==> flow/design.v (excerpt) <==
module Final_AXI_to_APB_Bridge #(
    parameter AXI_ADDR_WIDTH    = 32,
    parameter AXI_DATA_WIDTH    = 32,
    parameter AXI_MAX_BURST_LEN = 8,
    parameter AXI_BURST_WIDTH   = 2,
    parameter AXI_SIZE_WIDTH    = 3,
    parameter APB_ADDR_WIDTH    = 32,
    parameter APB_DATA_WIDTH    = 32
)(
    input  [AXI_ADDR_WIDTH-1:0]    AWADDR,
    input  [AXI_BURST_WIDTH-1:0]   AWBURST,
    input  [AXI_MAX_BURST_LEN-1:0] AWLEN,
    input                          AWVALID,
    output                         AWREADY,
    input  [AXI_ADDR_WIDTH-1:0]    ARADDR,
    input  [AXI_BURST_WIDTH-1:0]   ARBURST,
    input  [AXI_MAX_BURST_LEN-1:0] ARLEN,
    input                          ARVALID,
    output                         ARREADY,
    input  [AXI_DATA_WIDTH-1:0]    WDATA,
    input                          WVALID,
    input                          WLAST,
    input  [AXI_DATA_WIDTH/8-1:0]  WSTRB,
    output                         WREADY,
    output [AXI_DATA_WIDTH-1:0]    RDATA,
    output [1:0]                   RRESP,
    output                         RVALID,
    output                         RLAST,
    input                          RREADY,
    output [1:0]                   BRESP,
    output                         BVALID,
    input                          BREADY,
    input                          ACLK,
    input                          ARESETn,
    output [APB_ADDR_WIDTH-1:0]    PADDR,
    output                         PWRITE,
    output                         PSEL1,
    output                         PSEL2,
    output                         PSEL3,
    output                         PSEL4,
    output                         PENABLE,
    output [APB_DATA_WIDTH-1:0]    PWDATA,
    input  [APB_DATA_WIDTH-1:0]    PRDATA,
    input                          PREADY
);
export LEC_CHECK = 0
export ABC_AREA = 0
export CAP_MARGIN = 35
export CELL_PAD_IN_SITES_DETAIL_PLACEMENT = 2
export CORE_ASPECT_RATIO = 1.58
export CORE_MARGIN = 4
export CORE_UTILIZATION = 27
export CTS_CLUSTER_SIZE = 26
export GPL_ROUTABILITY_DRIVEN = 0
export GPL_TIMING_DRIVEN = 0
export HOLD_SLACK_MARGIN = 0.06
export MAX_ROUTING_LAYER = met5
export PLACE_DENSITY = 0.56
export SLEW_MARGIN = 10
export TNS_END_PERCENT = 40
create_clock -name core_clock -period 3.41 [get_ports {ACLK}]
run.sh (not shown) runs the stock make flow with config.mk's settings and CLKGATE_MAP_FILE=.
The starting point completed and failed the layout checks on max-capacitance violations, max-slew violations, negative setup slack.
Rerun with:
==> flow/config.mk (replaced) <==
export PLATFORM = sky130hd
export DESIGN_NAME = Final_AXI_to_APB_Bridge
export DESIGN_NICKNAME = Final_AXI_to_APB_Bridge
export VERILOG_FILES = /design/flow/design.v
export SDC_FILE = /design/flow/constraint.sdc
export NUM_CORES = 4
export LEC_CHECK = 0
export CAP_MARGIN = 20
export CORE_MARGIN = 2
export CORE_UTILIZATION = 65
export SETUP_SLACK_MARGIN = 1.03
export SLEW_MARGIN = 20
==> flow/constraint.sdc (replaced) <==
create_clock -name core_clock -period 4.07 [get_ports {ACLK}]
set_input_delay 0.8140 -clock core_clock [delete_from_list [all_inputs] [get_ports {ACLK}]]
set_output_delay 0.8140 -clock core_clock [all_outputs]
set_load 0.01 [all_outputs]
Effect:
- This time the run failed in global routing
- synthesized cell count does not change
- synthesized area is unchanged
- die size drops by about 60%

Setup of v6:
Starting RTL as in the previous note.
## Final_AXI_to_APB_Bridge
module Final_AXI_to_APB_Bridge #(
    parameter AXI_ADDR_WIDTH    = 32,
    parameter AXI_DATA_WIDTH    = 32,
    parameter AXI_MAX_BURST_LEN = 8,
    parameter AXI_BURST_WIDTH   = 2,
    parameter AXI_SIZE_WIDTH    = 3,
    parameter APB_ADDR_WIDTH    = 32,
    parameter APB_DATA_WIDTH    = 32
)(
    input  [AXI_ADDR_WIDTH-1:0]    AWADDR,
    input  [AXI_BURST_WIDTH-1:0]   AWBURST,
    input  [AXI_MAX_BURST_LEN-1:0] AWLEN,
    input                          AWVALID,
    output                         AWREADY,
    input  [AXI_ADDR_WIDTH-1:0]    ARADDR,
    input  [AXI_BURST_WIDTH-1:0]   ARBURST,
    input  [AXI_MAX_BURST_LEN-1:0] ARLEN,
    input                          ARVALID,
    output                         ARREADY,
    input  [AXI_DATA_WIDTH-1:0]    WDATA,
    input                          WVALID,
    input                          WLAST,
    input  [AXI_DATA_WIDTH/8-1:0]  WSTRB,
    output                         WREADY,
    output [AXI_DATA_WIDTH-1:0]    RDATA,
    output [1:0]                   RRESP,
    output                         RVALID,
    output                         RLAST,
    input                          RREADY,
    output [1:0]                   BRESP,
    output                         BVALID,
    input                          BREADY,
    input                          ACLK,
    input                          ARESETn,
    output [APB_ADDR_WIDTH-1:0]    PADDR,
    output                         PWRITE,
    output                         PSEL1,
    output                         PSEL2,
    output                         PSEL3,
    output                         PSEL4,
    output                         PENABLE,
    output [APB_DATA_WIDTH-1:0]    PWDATA,
    input  [APB_DATA_WIDTH-1:0]    PRDATA,
    input                          PREADY
);
clock: 3.26 ns
lec_check: 0
abc_area: 1
cap_margin: 20
core_margin: 2
core_utilization: 58
cts_cluster_size: 72
slew_margin: 20
The flow completed for v6, but it is not clean: the layout still shows negative setup slack.
Modified inputs, v7 compared to v6
Settings: CORE_UTILIZATION: 58 -> 40; PLACE_DENSITY: unset -> 0.6; ABC_AREA: 1 -> unset; CTS_CLUSTER_SIZE: 72 -> unset; the clock period (ns, I/O delays scaled along): 3.26 -> 6.0.
==> results <==
v7: no failed stages, no open violations at the end
v6 completed end to end; final checks failed (negative setup slack).
v7 vs v6, flip-flop and latch power went down by about 50%.
When v7 is set beside v6, its clock group share of total power turns out to be 6.8 points larger.
Routed wire length: v7 < v6

Starting RTL as in the previous note.
Design Final_AXI_to_APB_Bridge, start of the top module:
module Final_AXI_to_APB_Bridge #(
    parameter AXI_ADDR_WIDTH    = 32,
    parameter AXI_DATA_WIDTH    = 32,
    parameter AXI_MAX_BURST_LEN = 8,
    parameter AXI_BURST_WIDTH   = 2,
    parameter AXI_SIZE_WIDTH    = 3,
    parameter APB_ADDR_WIDTH    = 32,
    parameter APB_DATA_WIDTH    = 32
)(
    input  [AXI_ADDR_WIDTH-1:0]    AWADDR,
    input  [AXI_BURST_WIDTH-1:0]   AWBURST,
    input  [AXI_MAX_BURST_LEN-1:0] AWLEN,
    input                          AWVALID,
    output                         AWREADY,
    input  [AXI_ADDR_WIDTH-1:0]    ARADDR,
    input  [AXI_BURST_WIDTH-1:0]   ARBURST,
    input  [AXI_MAX_BURST_LEN-1:0] ARLEN,
    input                          ARVALID,
    output                         ARREADY,
    input  [AXI_DATA_WIDTH-1:0]    WDATA,
    input                          WVALID,
    input                          WLAST,
    input  [AXI_DATA_WIDTH/8-1:0]  WSTRB,
    output                         WREADY,
    output [AXI_DATA_WIDTH-1:0]    RDATA,
    output [1:0]                   RRESP,
    output                         RVALID,
    output                         RLAST,
    input                          RREADY,
    output [1:0]                   BRESP,
    output                         BVALID,
    input                          BREADY,
    input                          ACLK,
    input                          ARESETn,
    output [APB_ADDR_WIDTH-1:0]    PADDR,
    output                         PWRITE,
    output                         PSEL1,
    output                         PSEL2,
    output                         PSEL3,
    output                         PSEL4,
    output                         PENABLE,
    output [APB_DATA_WIDTH-1:0]    PWDATA,
    input  [APB_DATA_WIDTH-1:0]    PRDATA,
    input                          PREADY
);
    localparam [12:0] IDLE_WRITE        = 13'b0000000000001;
    localparam [12:0] READ_SETUP_M      = 13'b0000000000010;
    localparam [12:0] READ_SETUP_S      = 13'b0000000000100;
    localparam [12:0] READ_ACCESS_S     = 13'b0000000001000;
    localparam [12:0] READ_PREACCESS_M  = 13'b0000000010000;
    localparam [12:0] READ_ACCESS_M     = 13'b0000000100000;
    localparam [12:0] WRITE_SETUP_M     = 13'b0000001000000;
    localparam [12:0] WRITE_PREACCESS_M = 13'b0000010000000;
  ...
clock: 6.12 ns
lec_check: 0
cap_margin: 20
core_margin: 2
core_utilization: 61
place_density: 0.6
slew_margin: 20
The starting point completed with no timing, DRC or antenna violations.
==> next run, changes <==
--- a/flow/config.mk
+++ b/flow/config.mk
@@ -8,5 +8,5 @@
 export CAP_MARGIN = 20
 export CORE_MARGIN = 2
-export CORE_UTILIZATION = 61
+export CORE_UTILIZATION = 44
 export PLACE_DENSITY = 0.6
 export SLEW_MARGIN = 20
==> flow/constraint.sdc (replaced) <==
create_clock -name core_clock -period 5.82 [get_ports {ACLK}]
set_input_delay 1.1640 -clock core_clock [delete_from_list [all_inputs] [get_ports {ACLK}]]
set_output_delay 1.1640 -clock core_clock [all_outputs]
set_load 0.01 [all_outputs]
The new run finished with timing, DRC and antenna clean.
Area after synthesis stays the same.
Die area is higher by 38%.
Non-clock buffer count is higher by 43.
Combinational power is higher by 6.5%.
Global-route usage is lower by 8.2 points.
Total power is higher by 7.0%.
First-iteration DRC count is lower by 34%.
Register-to-register slack gets worse by 190 ps.
Wire length is higher by 5.0%.
Clock skew is higher by 14 ps.
Critical path depth is higher by 1.
==> next run, changes <==
--- a/flow/config.mk
+++ b/flow/config.mk
@@ -6,7 +6,9 @@
 export NUM_CORES = 4
 export LEC_CHECK = 0
+export ABC_AREA = 1
 export CAP_MARGIN = 20
 export CORE_MARGIN = 2
-export CORE_UTILIZATION = 44
+export CORE_UTILIZATION = 61
 export PLACE_DENSITY = 0.6
 export SLEW_MARGIN = 20
+export TNS_END_PERCENT = 5
==> flow/constraint.sdc (replaced) <==
create_clock -name core_clock -period 3.54 [get_ports {ACLK}]
set_input_delay 0.7080 -clock core_clock [delete_from_list [all_inputs] [get_ports {ACLK}]]
set_output_delay 0.7080 -clock core_clock [all_outputs]
set_load 0.01 [all_outputs]
The changed run completed and failed the layout checks on negative setup slack. Sequential share of layout area goes down by 5.4 points. Synthesized cell count came out higher by 49%. Routed wire length climbs by 56%. Hold slack degrades by 290 ps. Critical path depth falls by 11. Sequential power grows by 79%.
Power is estimated from default activity; no workload was simulated.
